==> inputs of run Y <==
==> flow/design.v <==
module alu(OPA, OPB, CIN,INP_VALID, CLK, RST, CMD, CE, MODE, COUT, OFLOW, RES, G, E, L, ERR);
    input ['d8-1:0] OPA, OPB;
    input CLK, RST, CE, MODE, CIN;
    input [1:0] INP_VALID;
    input ['d4-1:0] CMD;
    output reg ['d16-1:0] RES;
    output reg COUT;
    output reg OFLOW;
    output reg G;
    output reg E;
    output reg L;
    output reg ERR;
    reg ['d16-1:0] RES_next;
    reg COUT_next, OFLOW_next, G_next, E_next, L_next, ERR_next;
    reg ['d16-1:0] res_t;
    reg cout_t, oflow_t, g_t, e_t, l_t, err_t;
    always @(posedge CLK or posedge RST) begin
        if (RST) begin
            RES <= {'d16{1'b0}};
            COUT <= 1'b0;
            OFLOW <= 1'b0;
            G <= 1'b0;
            E <= 1'b0;
            L <= 1'b0;
            ERR <= 1'b0;
        end
        else begin
                RES <= RES_next;
                COUT <= COUT_next;
                OFLOW <= OFLOW_next;
                G <= G_next;
                E <= E_next;
                L <= L_next;
                ERR <= ERR_next;
        end
    end
    always @(posedge CLK) begin
        res_t = {'d16{1'b0}};
        cout_t = 1'b0;
        oflow_t = 1'b0;
        g_t = 1'b0;
        e_t = 1'b0;
        l_t = 1'b0;
        err_t = 1'b0;
        if (CE) begin
            if (MODE) begin
                case (CMD)
                   'd0: begin
                        if (INP_VALID == 'b11) begin
                            res_t = OPA+ OPB;
                            cout_t = res_t[8]; 
                        end
                   end
                   'd1: begin
                        if (INP_VALID == 'b11) begin
                            oflow_t = (OPA < OPB);
                            res_t = OPA - OPB;
                        end
                   end
                   'd2: begin
                        if (INP_VALID == 'b11) begin
                            res_t = OPA + OPB + CIN;
                            cout_t = res_t[8];
                        end
                   end
                   'd3: begin
                        if (INP_VALID == 'b11) begin
                            oflow_t = (OPA < (OPB + CIN));
                            res_t = OPA - OPB - CIN;
                        end
                   end
                   'd4:  begin
                        if (INP_VALID[0] == 'b1) begin
                            res_t = OPA + 1;
                        end
                   end
                   'd5: begin
                        if (INP_VALID[0] == 'b1) begin
                            res_t = OPA - 1;
                            if (OPA == {'d8{1'b0}}) oflow_t = 1;
                        end
                   end
                   'd6: begin
                        if (INP_VALID[1] == 'b1) begin
                            res_t = OPB + 1;
                        end
                   end
                   'd7: begin
                        if (INP_VALID[1] == 'b1) begin
                            res_t = OPB - 1;
                            if (OPB == {'d8{1'b0}}) oflow_t = 1;
                        end
                   end
                   'd8: begin
                        if (INP_VALID == 'b11) begin
                            if (OPA == OPB) begin
                                e_t = 1'b1;
                                g_t = 1'b0;
                                l_t = 1'b0;
                            end
                            else if (OPA > OPB) begin
                                e_t = 1'b0;
                                g_t = 1'b1;
                                l_t = 1'b0;
                            end
                            else begin
                                e_t = 1'b0;
                                g_t = 1'b0;
                                l_t = 1'b1;
                            end
                        end
                   end
                   'd9: begin
                        if (INP_VALID == 'b11) begin
                            res_t = (OPA + 1) * (OPB + 1);
                        end
                   end
                   'd10: begin
                        if (INP_VALID == 'b11) begin
                            res_t = (OPA << 1) * (OPB);
                        end
                   end
                   'd11: begin
                        if (INP_VALID == 'b11) begin
                            res_t = $signed(OPA) + $signed(OPB);
                            oflow_t =((OPA[7] == OPB[7]) && (res_t[7] != OPA[7]));
                            cout_t = res_t[8];
                            if ($signed(res_t) < 0) l_t = 1'b1;
                            else if ($signed(res_t) > 0) g_t = 1'b1;
                            else e_t = 1'b1;
                        end
                   end
                   'd12: begin
                        if (INP_VALID == 'b11) begin
                            res_t = $signed(OPA) - $signed(OPB);
                            oflow_t = ((OPA[7] != OPB[7]) && (res_t[7] != OPA[7]));
                            cout_t = res_t[8];
                            if ($signed(res_t) < 0) l_t = 1'b1;
                            else if ($signed(res_t) > 0) g_t = 1'b1;
                            else e_t = 1'b1;
                        end
                   end
                   default:;
               endcase
            end
            else begin
                case (CMD)
                    'd0:begin
                        if (INP_VALID == 'b11) res_t = {1'b0, OPA & OPB};
                    end
                    'd1:begin
                        if (INP_VALID == 'b11) res_t = {1'b0, ~(OPA & OPB)};
                    end
                    'd2:begin
                        if (INP_VALID == 'b11)res_t = {1'b0, OPA | OPB};
                    end
                    'd3:begin
                        if (INP_VALID == 'b11)res_t = {1'b0, ~(OPA | OPB)};
                    end
                    'd4:begin
                        if (INP_VALID == 'b11) res_t = {1'b0, OPA ^ OPB};
                    end
                    'd5:begin
                        if (INP_VALID == 'b11) res_t = {1'b0, ~(OPA ^ OPB)};
                    end
                    'd6:begin
                        if (INP_VALID[0] == 'b1)
                            res_t = ~OPA &{'d8 {1'b1}};
                    end
                    'd7:begin
                        if (INP_VALID[1] == 'b1)
                            res_t =  ~OPB&{'d8{1'b1}};
                    end
                    'd8:begin
                        if (INP_VALID[0] == 'b1)
                            res_t = (OPA >> 1) &{'d8{1'b1}} ;
                    end
                    'd9:begin
                        if (INP_VALID[0] == 'b1)
                            res_t = (OPA << 1)&{'d8{1'b1}};
                    end
                    'd10:begin
                        if (INP_VALID[1] == 'b1)
                            res_t = (OPB >> 1)&{'d8{1'b1}};
                    end
                    'd11:begin
                        if (INP_VALID[1] == 'b1)
                            res_t = (OPB << 1)&{'d8{1'b1}};
                    end
                    'd12:begin
                        if (INP_VALID == 'b11) begin
                            if (!(|OPB['d8-1:'d2+1])) begin
                                res_t = ((OPA <<  OPB['d2:0]) | (OPA >> ('d8 -  OPB['d2:0])))&{'d8{1'b1}};
                            end
                            else err_t = 1'b1;
                        end
                    end
                    'd13:begin
                        if (INP_VALID == 'b11) begin
                            if (!(|OPB['d8-1:'d2+1])) begin
                                res_t = ((OPA >> OPB['d2:0]) | (OPA << ('d8 - OPB['d2:0]))) &{'d8{1'b1}};
                            end
                            else err_t = 1'b1;
                        end
                    end
                    default: ;
                endcase
            end
            if(!(MODE == 1 && (CMD == 'd10 || CMD == 'd9 || CMD == 'd12 || CMD == 'd11)))
                res_t = res_t & {'d8{1'b1}};
        end
        RES_next <= res_t;
        COUT_next <= cout_t;
        OFLOW_next <= oflow_t;
        G_next <= g_t;
        E_next <= e_t;
        L_next <= l_t;
        ERR_next <= err_t;
    end
endmodule
==> flow/run.sh <==
#!/bin/bash
# the make line also repeats each setting of config.mk as NAME=value (left out here)
make -C /OpenROAD-flow-scripts/flow DESIGN_CONFIG=/design/flow/config.mk WORK_HOME=/design/flow/orfs CLKGATE_MAP_FILE= finish
==> flow/config.mk <==
export PLATFORM = sky130hd
export DESIGN_NAME = alu
export DESIGN_NICKNAME = alu
export VERILOG_FILES = /design/flow/design.v
export SDC_FILE = /design/flow/constraint.sdc
export NUM_CORES = 4
export LEC_CHECK = 0
export CAP_MARGIN = 20
export CORE_MARGIN = 2
export CORE_UTILIZATION = 71
export CTS_CLUSTER_DIAMETER = 29
export CTS_CLUSTER_SIZE = 37
export HOLD_SLACK_MARGIN = -0.09
export PLACE_DENSITY = 0.65
export SLEW_MARGIN = 20
==> flow/constraint.sdc <==
create_clock -name core_clock -period 5.71 [get_ports {CLK}]
set_input_delay 1.1420 -clock core_clock [delete_from_list [all_inputs] [get_ports {CLK}]]
set_output_delay 1.1420 -clock core_clock [all_outputs]
set_load 0.01 [all_outputs]
==> inputs of run X, as changes to run Y <==
Settings changed: ABC_AREA set to 1, CORE_UTILIZATION 71 to 65, CTS_CLUSTER_DIAMETER 29 to not set, CTS_CLUSTER_SIZE 37 to not set, HOLD_SLACK_MARGIN -0.09 to not set, PLACE_DENSITY 0.65 to not set, SETUP_SLACK_MARGIN set to -0.12.
==> flow/constraint.sdc (replaced) <==
create_clock -name core_clock -period 5.4 [get_ports {CLK}]
set_input_delay 1.0800 -clock core_clock [delete_from_list [all_inputs] [get_ports {CLK}]]
set_output_delay 1.0800 -clock core_clock [all_outputs]
set_load 0.01 [all_outputs]
==> inputs of run B, as changes to run Y <==
Settings changed: CORE_ASPECT_RATIO set to 0.5, CORE_UTILIZATION 71 to 59, CTS_CLUSTER_DIAMETER 29 to 394, CTS_CLUSTER_SIZE 37 to 100, HOLD_SLACK_MARGIN -0.09 to not set, PLACE_DENSITY 0.65 to not set, TNS_END_PERCENT set to 25.
==> flow/constraint.sdc (replaced) <==
create_clock -name core_clock -period 8.0 [get_ports {CLK}]
set_input_delay 1.6000 -clock core_clock [delete_from_list [all_inputs] [get_ports {CLK}]]
set_output_delay 1.6000 -clock core_clock [all_outputs]
set_load 0.01 [all_outputs]
==> inputs of run Z, as changes to run Y <==
Settings changed: CORE_UTILIZATION 71 to 56, CTS_CLUSTER_DIAMETER 29 to 392, CTS_CLUSTER_SIZE 37 to 99, PLACE_DENSITY 0.65 to not set, SETUP_SLACK_MARGIN set to -0.75.
==> flow/constraint.sdc (replaced) <==
create_clock -name core_clock -period 8.0 [get_ports {CLK}]
set_input_delay 1.6000 -clock core_clock [delete_from_list [all_inputs] [get_ports {CLK}]]
set_output_delay 1.6000 -clock core_clock [all_outputs]
set_load 0.01 [all_outputs]
==> results <==
Run Z went through all stages and came out clean. Run Y stopped in global routing (5_1_grt). Run X completed and failed the layout checks on negative setup slack. Run B ran to the end with no violations.
The lowest final cell count belongs to run Z, the highest to run X.
The lowest final area belongs to run Z, the highest to run X.
The lowest via count belongs to run Z, the highest to run X.
Of run B and run Z, run B has the higher total power (gap 6.3%, measured against run Z).
Combinational power: run Z is smaller than run B (about 8%).
Utilization: run Z < run B < run X.
In run X the die area is lower than in run B, by 6.1%.
In run Z the clock-buffer cell count is higher than in run B, by 1.
In synthesized area, run Z and run B do not differ.
Synthesized cell count is the same in run Y and run Z.

---

==> 01-16 <==
// alu: RTL as listed in full above, without the edits since
clock: 6.41 ns
lec_check: 0
cap_margin: 20
core_margin: 2
core_utilization: 71
cts_cluster_diameter: 27
setup_slack_margin: 0.67
slew_margin: 20
run.sh (not shown) runs the stock make flow with config.mk's settings and CLKGATE_MAP_FILE=.
==> 05-15 (differences from 01-16) <==
- CORE_ASPECT_RATIO: default -> 0.5
- CORE_UTILIZATION: 71 -> 56
- CTS_CLUSTER_DIAMETER: 27 -> 392
- CTS_CLUSTER_SIZE: default -> 99
- HOLD_SLACK_MARGIN: default -> -0.09
- SETUP_SLACK_MARGIN: 0.67 -> -0.75
- TNS_END_PERCENT: default -> 65
==> flow/constraint.sdc (replaced) <==
create_clock -name core_clock -period 8.0 [get_ports {CLK}]
set_input_delay 1.6000 -clock core_clock [delete_from_list [all_inputs] [get_ports {CLK}]]
set_output_delay 1.6000 -clock core_clock [all_outputs]
set_load 0.01 [all_outputs]
==> comparison <==
05-15 finished with timing, DRC and antenna clean. 01-16 never finished: it broke off in 5_1_grt with GRT-0232. In synthesized area, 01-16 and 05-15 do not differ. Die size: 01-16 is smaller than 05-15 (about 20%). Synthesized cell count is the same in 05-15 and 01-16.
No activity file was given, so power comes from the tool's default toggle rates.
